Setup of job 1960:
==> flow/design.v <==
module edge_detector (
    input clock,
    input resetn,
    input increment_button,
    input tunning,
    output reg increment_signal
);
reg increment_button_prev;
reg reset_delay;  
always @(posedge clock or negedge resetn) begin
    if (!resetn) begin
        increment_button_prev <= 0;
        increment_signal <= 0;
        reset_delay <= 1'b1;  
    end else begin
        if (reset_delay != 1'b0) begin
            reset_delay <= reset_delay - 1'b1;
            increment_signal <= 0;  
        end else begin
            if (!increment_button_prev && increment_button && tunning) begin
                increment_signal <= 1;  
            end else begin
                increment_signal <= 0;  
            end
        end
        increment_button_prev <= increment_button;  
    end
end
endmodule
module my_counter #
(
    parameter counter_size = 31,
    parameter counter_limit = 32'd50000000
)
(
    input clock,
    input resetn,
    input enable,
    output reg [counter_size:0] counter
);
always @ (posedge clock or negedge resetn)
begin
    if (resetn == 1'b0) begin
        counter <= 'b0;
    end
    else begin
        if (enable == 1'b1) begin
            if (counter == counter_limit) begin
                counter <= 'b0;
            end
            else begin
                counter <= counter + 1'b1;
            end    
        end
        else begin
            counter <= counter;
        end
    end
end
endmodule
module my_signal_pulse #(
	parameter signal_period_one = 32'd50000000
)
(
input clock,
input resetn,
input [31:0] counter, 
output reg signal_gen
);
always @ (posedge clock or negedge resetn)
begin
  if(resetn == 1'b0) begin
    signal_gen <= 1'b0;
   end  
   else begin
	if(counter == signal_period_one) begin
		signal_gen <= 1'b1;
	end
	else begin
		signal_gen <= 1'b0;
	end
   end 
end
endmodule
module my_decoder (
    input clock,
    input resetn,
    input [31:0] seconds_in,
    input [31:0] minutes_in,
    input [31:0] hours_in,
    output reg [47:0] segment_out  
);
function [7:0] digit_to_segment;
    input [3:0] digit;
    case (digit)
        4'd0: digit_to_segment = 8'b11000000;  
        4'd1: digit_to_segment = 8'b11111001;  
        4'd2: digit_to_segment = 8'b10100100;  
        4'd3: digit_to_segment = 8'b10110000;  
        4'd4: digit_to_segment = 8'b10011001;  
        4'd5: digit_to_segment = 8'b10010010;  
        4'd6: digit_to_segment = 8'b10000010;  
        4'd7: digit_to_segment = 8'b11111000;  
        4'd8: digit_to_segment = 8'b10000000;  
        4'd9: digit_to_segment = 8'b10010000;  
        default: digit_to_segment = 8'b11000000;  
    endcase
endfunction
always @(posedge clock or negedge resetn) begin
    if (!resetn) begin
        segment_out <= {digit_to_segment(4'd0), digit_to_segment(4'd0), digit_to_segment(4'd0),
		  digit_to_segment(4'd0), digit_to_segment(4'd0), digit_to_segment(4'd0)};  
    end else begin
        if (seconds_in < 32'd60 && minutes_in < 32'd60 && hours_in < 32'd24) begin
            segment_out[7:0]   <= digit_to_segment(seconds_in % 10);  
            segment_out[15:8]  <= digit_to_segment(seconds_in / 10);  
            segment_out[23:16] <= digit_to_segment(minutes_in % 10);  
            segment_out[31:24] <= digit_to_segment(minutes_in / 10);  
            segment_out[39:32] <= digit_to_segment(hours_in % 10);    
            segment_out[47:40] <= digit_to_segment(hours_in / 10);    
        end else begin
            segment_out <= {digit_to_segment(4'd0), digit_to_segment(4'd0), digit_to_segment(4'd0), 
				digit_to_segment(4'd0), digit_to_segment(4'd0), digit_to_segment(4'd0)}; 
        end
    end
end
endmodule
module my_top_architecture (
    input clock,
    input resetn,
    input tunning,  
    input mode_switch,  
    input increment_button,  
    output wire [47:0] segment_out
);
wire [31:0] main_counter;
wire [31:0] seconds_counter;
wire [31:0] minutes_counter;
wire [31:0] hours_counter;
wire enable_seconds_counter;
wire enable_minutes_counter;
wire enable_hours_counter;
wire increment_signal;  
edge_detector edge_detector_inst (
    .clock(clock),
    .resetn(resetn),
    .increment_button(increment_button),
    .tunning(tunning),
    .increment_signal(increment_signal)
);
my_counter #(
    .counter_size(31),
    .counter_limit(32'd999)  
) main_counter_inst (
    .clock(clock),
    .resetn(resetn),
    .enable(1'b1),  
    .counter(main_counter)
);
my_signal_pulse #(
    .signal_period_one(32'd999)  
) my_signal_pulse_inst (
    .clock(clock),
    .resetn(resetn),
    .counter(main_counter),
    .signal_gen(enable_seconds_counter)  
);
my_counter #(
    .counter_size(31),
    .counter_limit(32'd59)  
) seconds_counter_inst (
    .clock(clock),
    .resetn(resetn),
    .enable(enable_seconds_counter && !tunning),  
    .counter(seconds_counter)
);
assign enable_minutes_counter = (enable_seconds_counter && (seconds_counter == 32'd59) && !tunning);
my_counter #(
    .counter_size(31),
    .counter_limit(32'd59)
) minutes_counter_inst (
    .clock(clock),
    .resetn(resetn),
    .enable(enable_minutes_counter || (increment_signal && mode_switch)),  
    .counter(minutes_counter)
);
assign enable_hours_counter = (enable_minutes_counter && (minutes_counter == 32'd59) && !tunning);
my_counter #(
    .counter_size(31),
    .counter_limit(32'd23)  
) hours_counter_inst (
    .clock(clock),
    .resetn(resetn),
    .enable(enable_hours_counter || (increment_signal && !mode_switch)),  
    .counter(hours_counter)
);
my_decoder my_decoder_inst (
    .clock(clock),
    .resetn(resetn),
    .seconds_in(seconds_counter),
    .minutes_in(minutes_counter),
    .hours_in(hours_counter),
    .segment_out(segment_out)
);
endmodule
Settings: LEC_CHECK=0, CAP_MARGIN=40, CORE_MARGIN=2, CORE_UTILIZATION=66, CTS_CLUSTER_DIAMETER=220, SETUP_SLACK_MARGIN=3.18, SLEW_MARGIN=20, TNS_END_PERCENT=10; clock period 12.1 ns.
run.sh (not shown) runs the stock make flow with config.mk's settings and CLKGATE_MAP_FILE=.
Job 1960: complete, dirty (setup timing)
What job 409 does differently from job 1960 at the input level:
==> flow/config.mk <==
export PLATFORM = sky130hd
export DESIGN_NAME = my_top_architecture
export DESIGN_NICKNAME = my_top_architecture
export VERILOG_FILES = /design/flow/design.v
export SDC_FILE = /design/flow/constraint.sdc
export NUM_CORES = 4
export LEC_CHECK = 0
export CAP_MARGIN = 20
export CORE_MARGIN = 2
export CORE_UTILIZATION = 36
export PLACE_DENSITY = 0.6
export SLEW_MARGIN = 20
==> flow/constraint.sdc <==
create_clock -name core_clock -period 16.5 [get_ports {clock}]
set_input_delay 3.3000 -clock core_clock [delete_from_list [all_inputs] [get_ports {clock}]]
set_output_delay 3.3000 -clock core_clock [all_outputs]
set_load 0.01 [all_outputs]
==> results <==
Summary: with job 1960 as the reference, horizontal die dimension in job 409 moved up by more than a quarter.
Cmp job 409 vs job 1960: largest stage delay on the critical path lower in job 409
Every run in job 1960 and job 409 closed cleanly, with the single exception of job 1960.
Job 409 reports a lower total area of sequential cells than job 1960 does.
Looking at busiest metal layer after global routing, the met2 result is from job 1960; the met1 one comes from job 409.
Relative to job 1960, global-route usage decreased by 22 points in job 409.
Compared with job 1960, job 409 ends up with a smaller final cell area.
Setup changes, job 409 to job 2476
diff --git a/flow/config.mk b/flow/config.mk
--- a/flow/config.mk
+++ b/flow/config.mk
@@ -8,5 +8,6 @@
 export CAP_MARGIN = 20
 export CORE_MARGIN = 2
-export CORE_UTILIZATION = 36
+export CORE_UTILIZATION = 64
+export CTS_CLUSTER_SIZE = 97
 export PLACE_DENSITY = 0.6
 export SLEW_MARGIN = 20
==> flow/constraint.sdc <==
create_clock -name core_clock -period 21.0 [get_ports {clock}]
set_input_delay 4.2000 -clock core_clock [delete_from_list [all_inputs] [get_ports {clock}]]
set_output_delay 4.2000 -clock core_clock [all_outputs]
set_load 0.01 [all_outputs]
--- outcome ---
[job 2476 vs job 409] core utilization: higher in job 2476
Setup WNS job 409 -> job 2476: better
[job 2476 vs job 409] growth of design area from synthesis to finish: lower in job 2476
Per the comparison of job 2476 with job 409, count of clock-buffer cells in the layout has increased; maximum clock frequency barely changed.
Taking job 409 as the reference point, the final wirelength of job 2476 falls by about 2.4%.
Job 2476: first-iteration DRC count is 13% lower than what job 409 reported.
Here is what was changed in the inputs of job 7196 compared with job 2476.
diff --git a/flow/config.mk b/flow/config.mk
--- a/flow/config.mk
+++ b/flow/config.mk
@@ -8,6 +8,5 @@
 export CAP_MARGIN = 20
 export CORE_MARGIN = 2
-export CORE_UTILIZATION = 64
-export CTS_CLUSTER_SIZE = 97
+export CORE_UTILIZATION = 40
 export PLACE_DENSITY = 0.6
 export SLEW_MARGIN = 20
==> flow/constraint.sdc <==
create_clock -name core_clock -period 14.4 [get_ports {clock}]
set_input_delay 2.8800 -clock core_clock [delete_from_list [all_inputs] [get_ports {clock}]]
set_output_delay 2.8800 -clock core_clock [all_outputs]
set_load 0.01 [all_outputs]
Results
| number of nets in the final layout | job 2476 vs job 7196 | ≈ equal |
When job 7196 is measured against job 2476, its multi-input logic portion of the cell area turns out 1.2 points lower.
Comparing job 7196 and job 2476, the lower effective utilization at floorplan is on job 7196.
Flip-flop and latch share of the layout cell area (lower): job 7196
## Diff of input files: job 5928 against job 7196
diff --git a/flow/config.mk b/flow/config.mk
--- a/flow/config.mk
+++ b/flow/config.mk
@@ -6,7 +6,8 @@
 export NUM_CORES = 4
 export LEC_CHECK = 0
+export ABC_AREA = 1
 export CAP_MARGIN = 20
 export CORE_MARGIN = 2
-export CORE_UTILIZATION = 40
+export CORE_UTILIZATION = 66
 export PLACE_DENSITY = 0.6
 export SLEW_MARGIN = 20
==> flow/constraint.sdc <==
create_clock -name core_clock -period 12.0 [get_ports {clock}]
set_input_delay 2.4000 -clock core_clock [delete_from_list [all_inputs] [get_ports {clock}]]
set_output_delay 2.4000 -clock core_clock [all_outputs]
set_load 0.01 [all_outputs]
- Job 5928 ended with every stage complete and zero timing, DRC or antenna violations.
- Complex-gate fraction of the synthesized area, job 5928 and job 7196, higher one = job 7196.
- Summary of job 5928 over job 7196: via count now sits lower; initial antenna violation count decreased by 1 relative to the old numbers; number of inverters outside the clock class in the layout increased 304; fraction of standard cell area that is sequential now sits higher; share of synthesized area occupied by flip-flops and latches now larger.
Inputs modified between job 5928 and job 7629:
diff --git a/flow/config.mk b/flow/config.mk
--- a/flow/config.mk
+++ b/flow/config.mk
@@ -6,8 +6,7 @@
 export NUM_CORES = 4
 export LEC_CHECK = 0
-export ABC_AREA = 1
 export CAP_MARGIN = 20
 export CORE_MARGIN = 2
 export CORE_UTILIZATION = 66
-export PLACE_DENSITY = 0.6
+export CTS_CLUSTER_DIAMETER = 220
 export SLEW_MARGIN = 20
==> flow/constraint.sdc <==
create_clock -name core_clock -period 12.1 [get_ports {clock}]
set_input_delay 2.4200 -clock core_clock [delete_from_list [all_inputs] [get_ports {clock}]]
set_output_delay 2.4200 -clock core_clock [all_outputs]
set_load 0.01 [all_outputs]
--- outcome ---
Summary: with job 5928 as the reference, floorplan die height in job 7629 moved up by more than 10%. Against job 5928, design area in job 7629 came out worse. Layout sequential cell count came out exactly the same in job 5928 and job 7629.
